==> flow/design.v (excerpt) <==
module TOP_BRIDGE(
   input Hclk, Hresetn,
                     input [1:0]       Htrans,
                     input [31:0]       Haddr,
                     input [31:0]       Hwdata,
                     input [1:0]       Hburst,
                     input             Hwrite,
                     input             Hsel,
                     input             Pready,
                     input [31:0]      Prdata,
                     output Psel,
                     output [31:0] Paddr,
                     output [31:0] Pdata,
                     output [31:0] rdata_temp,
                     output Pwrite,
                     output Penable
    );
clock: 2.96 ns
lec_check: 0
cap_margin: 20
core_margin: 2
core_utilization: 61
place_density: 0.6
setup_slack_margin: 0.74
slew_margin: 20
run.sh (not shown) runs the stock make flow with config.mk's settings and CLKGATE_MAP_FILE=.
The starting point finished but failed the layout checks on setup timing.
Rerun with:
Settings changed: CORE_UTILIZATION 61 to 40, SETUP_SLACK_MARGIN 0.74 to not set.
Clock period 2.96 ns to 4.61 ns, I/O delays scaled along.
Outcome: With this change the flow completed without violations; total power came out lower by 36%; worst setup slack improves by 0.78 ns; die size rises by 52%; design area falls by 2.4%; synthesized cell count is unchanged; wire length came out lower by 2.8%; utilization fell by 27 points.

========
job 7106:
Starting RTL as in the previous note.
Settings: LEC_CHECK=0, ABC_AREA=1, CAP_MARGIN=25, CORE_ASPECT_RATIO=1.33, CORE_MARGIN=6, CORE_UTILIZATION=38, CTS_CLUSTER_DIAMETER=155, GPL_ROUTABILITY_DRIVEN=0, GPL_TIMING_DRIVEN=0, MAX_ROUTING_LAYER=met5, MIN_ROUTING_LAYER=met1, PLACE_DENSITY_LB_ADDON=0.21, SLEW_MARGIN=20, TNS_END_PERCENT=55; clock period 7.85 ns.
Job 7106 finished end to end and its layout was clean on timing, DRC and antenna.
--- input diff job 7106..job 568 ---
Settings: changing CORE_UTILIZATION from 38 to 72; removing MIN_ROUTING_LAYER (formerly met1); removing MAX_ROUTING_LAYER (formerly met5); removing GPL_ROUTABILITY_DRIVEN (formerly 0); setting PLACE_DENSITY to 0.6 for the first time; changing CAP_MARGIN from 25 to 20; removing PLACE_DENSITY_LB_ADDON (formerly 0.21); changing CORE_MARGIN from 6 to 2; changing CTS_CLUSTER_DIAMETER from 155 to 400; removing TNS_END_PERCENT (formerly 55); removing CORE_ASPECT_RATIO (formerly 1.33); removing GPL_TIMING_DRIVEN (formerly 0); changing the clock period (ns, I/O delays scaled along) from 7.85 to 2.85.
### Flow results
- Taking job 568 over job 7106, the power ratio works out to 2.7.
- Re post-detailed-routing wire length: job 568 is 15% down on job 7106.
- The lower worst setup slack for register-to-register paths of job 568 and job 7106 is in job 568.
- Worst setup slack, job 568 and job 7106: larger value in job 7106
- | number of nets in the finished design | lower: job 568 |
- | job 568 | all stages done | FAIL | setup timing |
## Diff of input files: job 8387 against job 568
Settings: swapping 20 for 40 in CAP_MARGIN; swapping 400 for 370 in CTS_CLUSTER_DIAMETER; swapping 0.6 for 0.64 in PLACE_DENSITY; swapping 1 for 0 in ABC_AREA; putting TNS_END_PERCENT at 5 where nothing was set; putting SETUP_SLACK_MARGIN at -0.22 where nothing was set; putting CTS_CLUSTER_SIZE at 20 where nothing was set; putting GPL_TIMING_DRIVEN at 1 where nothing was set.
Job 8387 had finished all stages when the layout checks came back failing, citing setup timing. Job 8387: fmax 40 MHz below job 568. Job 8387 ended up with a lower smallest setup slack after layout than job 568 did. Cell area (lower): job 8387. When job 8387 is measured against job 568, its count of plain and timing-repair buffers in the layout turns out about 12% lower. Power went down by more than 10% going from job 568 to job 8387. Job 8387 vs job 568 on worst hold slack across all endpoints: job 8387 is the higher one.

========
Starting RTL as in the previous note.
export LEC_CHECK = 0
export CAP_MARGIN = 10
export CORE_ASPECT_RATIO = 1.02
export CORE_MARGIN = 8
export CORE_UTILIZATION = 40
export MIN_ROUTING_LAYER = met2
export SLEW_MARGIN = 15
create_clock -name core_clock -period 5.0 [get_ports {Hclk}]
The first run completed, yet does not pass: design-rule violations.
Then changed:
CAP_MARGIN = 20   (was 10)
CORE_ASPECT_RATIO = unset   (was 1.02)
CORE_MARGIN = 2   (was 8)
MIN_ROUTING_LAYER = unset   (was met2)
PLACE_DENSITY = 0.6   (was unset)
SETUP_SLACK_MARGIN = 1.07   (was unset)
SLEW_MARGIN = 20   (was 15)
clock period = 4.61 ns   (was 5.0 ns; I/O delays follow)
=> Now the flow passed the timing, design-rule and antenna checks; via count came out lower by 24%; worst hold slack is about the same; clock power is about the same; synthesized area stays the same; clock skew fell by 0.0080 ns; power rose by 5.8%; non-clock buffer count went up by 43; final area climbs by 1.2%; wire length decreases by 3.0%; critical path depth drops by 2.
Then changed:
CELL_PAD_IN_SITES_DETAIL_PLACEMENT = 1   (was unset)
CORE_MARGIN = 8   (was 2)
SETUP_SLACK_MARGIN = unset   (was 1.07)
clock period = 3.1 ns   (was 4.61 ns; I/O delays follow)
With this change the flow produced a layout that fails on negative setup slack. Final area went up by 1.8%. Utilization came out higher by 0.88 points. Clock-buffer cell count drops by 12. Non-clock buffer count rose by 79. Via count rose by 2.5%. Setup slack got worse by 1.4 ns. Worst hold slack loses 0.26 ns. Synthesized cell count stays the same.
Then changed:
ABC_AREA = 1   (was unset)
CELL_PAD_IN_SITES_DETAIL_PLACEMENT = unset   (was 1)
CORE_MARGIN = 2   (was 8)
CORE_UTILIZATION = 72   (was 40)
CTS_CLUSTER_SIZE = 26   (was unset)
PLACE_DENSITY = unset   (was 0.6)
PLACE_DENSITY_LB_ADDON = 0.2   (was unset)
clock period = 4.05 ns   (was 3.1 ns; I/O delays follow)
Effect:
- With this change the flow produced a clean layout
- total power falls by 25%
- register-to-register slack improves by 0.61 ns
- combinational power went up by 20%
- utilization is higher by 35 points
- cell count rises by 15%

========
TOP_BRIDGE again, from the RTL that the note above started with.
export LEC_CHECK = 0
export ABC_AREA = 1
export CAP_MARGIN = 25
export CORE_MARGIN = 10
export CORE_UTILIZATION = 38
export CTS_CLUSTER_DIAMETER = 155
export GPL_ROUTABILITY_DRIVEN = 0
export GPL_TIMING_DRIVEN = 1
export MAX_ROUTING_LAYER = met4
export MIN_ROUTING_LAYER = met2
export PLACE_DENSITY_LB_ADDON = 0.06
export SLEW_MARGIN = 20
export TNS_END_PERCENT = 55
create_clock -name core_clock -period 7.85 [get_ports {Hclk}]
The first run produced a layout that fails on DRC.
==> next run, changes <==
==> flow/config.mk (replaced) <==
export PLATFORM = sky130hd
export DESIGN_NAME = TOP_BRIDGE
export DESIGN_NICKNAME = TOP_BRIDGE
export VERILOG_FILES = /design/flow/design.v
export SDC_FILE = /design/flow/constraint.sdc
export NUM_CORES = 4
export LEC_CHECK = 0
export ABC_AREA = 1
export CAP_MARGIN = 20
export CORE_MARGIN = 2
export CORE_UTILIZATION = 71
export CTS_CLUSTER_DIAMETER = 155
export GPL_TIMING_DRIVEN = 1
export SETUP_SLACK_MARGIN = -0.27
export SLEW_MARGIN = 20
==> flow/constraint.sdc (replaced) <==
create_clock -name core_clock -period 2.75 [get_ports {Hclk}]
set_input_delay 0.5500 -clock core_clock [delete_from_list [all_inputs] [get_ports {Hclk}]]
set_output_delay 0.5500 -clock core_clock [all_outputs]
set_load 0.01 [all_outputs]
What happened:
- Now the flow ran to the end with violations: setup timing
- synthesized area stays the same
- design area came out higher by 2.4%
- clock skew came out lower by 0.011 ns
==> next run, changes <==
==> flow/config.mk (replaced) <==
export PLATFORM = sky130hd
export DESIGN_NAME = TOP_BRIDGE
export DESIGN_NICKNAME = TOP_BRIDGE
export VERILOG_FILES = /design/flow/design.v
export SDC_FILE = /design/flow/constraint.sdc
export NUM_CORES = 4
export LEC_CHECK = 0
export CAP_MARGIN = 20
export CORE_MARGIN = 2
export CORE_UTILIZATION = 66
export PLACE_DENSITY = 0.6
export SLEW_MARGIN = 20
==> flow/constraint.sdc (replaced) <==
create_clock -name core_clock -period 6.22 [get_ports {Hclk}]
set_input_delay 1.2440 -clock core_clock [delete_from_list [all_inputs] [get_ports {Hclk}]]
set_output_delay 1.2440 -clock core_clock [all_outputs]
set_load 0.01 [all_outputs]
After rerunning: The new run produced a clean layout; flip-flop count is unchanged; worst hold slack is better by 0.19 ns; non-clock buffer count falls by 277; worst setup slack improves by 1.3 ns; routed wire length shrinks by 19%; critical path depth is lower by 8; sequential share of layout area grows by 4.2 points.
==> next run, changes <==
--- a/flow/config.mk
+++ b/flow/config.mk
@@ -7,6 +7,9 @@
 export LEC_CHECK = 0
+export ABC_AREA = 0
 export CAP_MARGIN = 20
 export CORE_MARGIN = 2
-export CORE_UTILIZATION = 66
-export PLACE_DENSITY = 0.6
+export CORE_UTILIZATION = 70
+export CTS_CLUSTER_DIAMETER = 370
+export CTS_CLUSTER_SIZE = 20
+export GPL_TIMING_DRIVEN = 1
 export SLEW_MARGIN = 20
==> flow/constraint.sdc (replaced) <==
create_clock -name core_clock -period 2.85 [get_ports {Hclk}]
set_input_delay 0.5700 -clock core_clock [delete_from_list [all_inputs] [get_ports {Hclk}]]
set_output_delay 0.5700 -clock core_clock [all_outputs]
set_load 0.01 [all_outputs]
Effect:
- With this change the flow ran to the end with violations: setup timing
- register-to-register slack is worse by 2.9 ns
- power goes up by about 90%
- final area rises by 0.54%
Power and IR drop assume default switching activity.
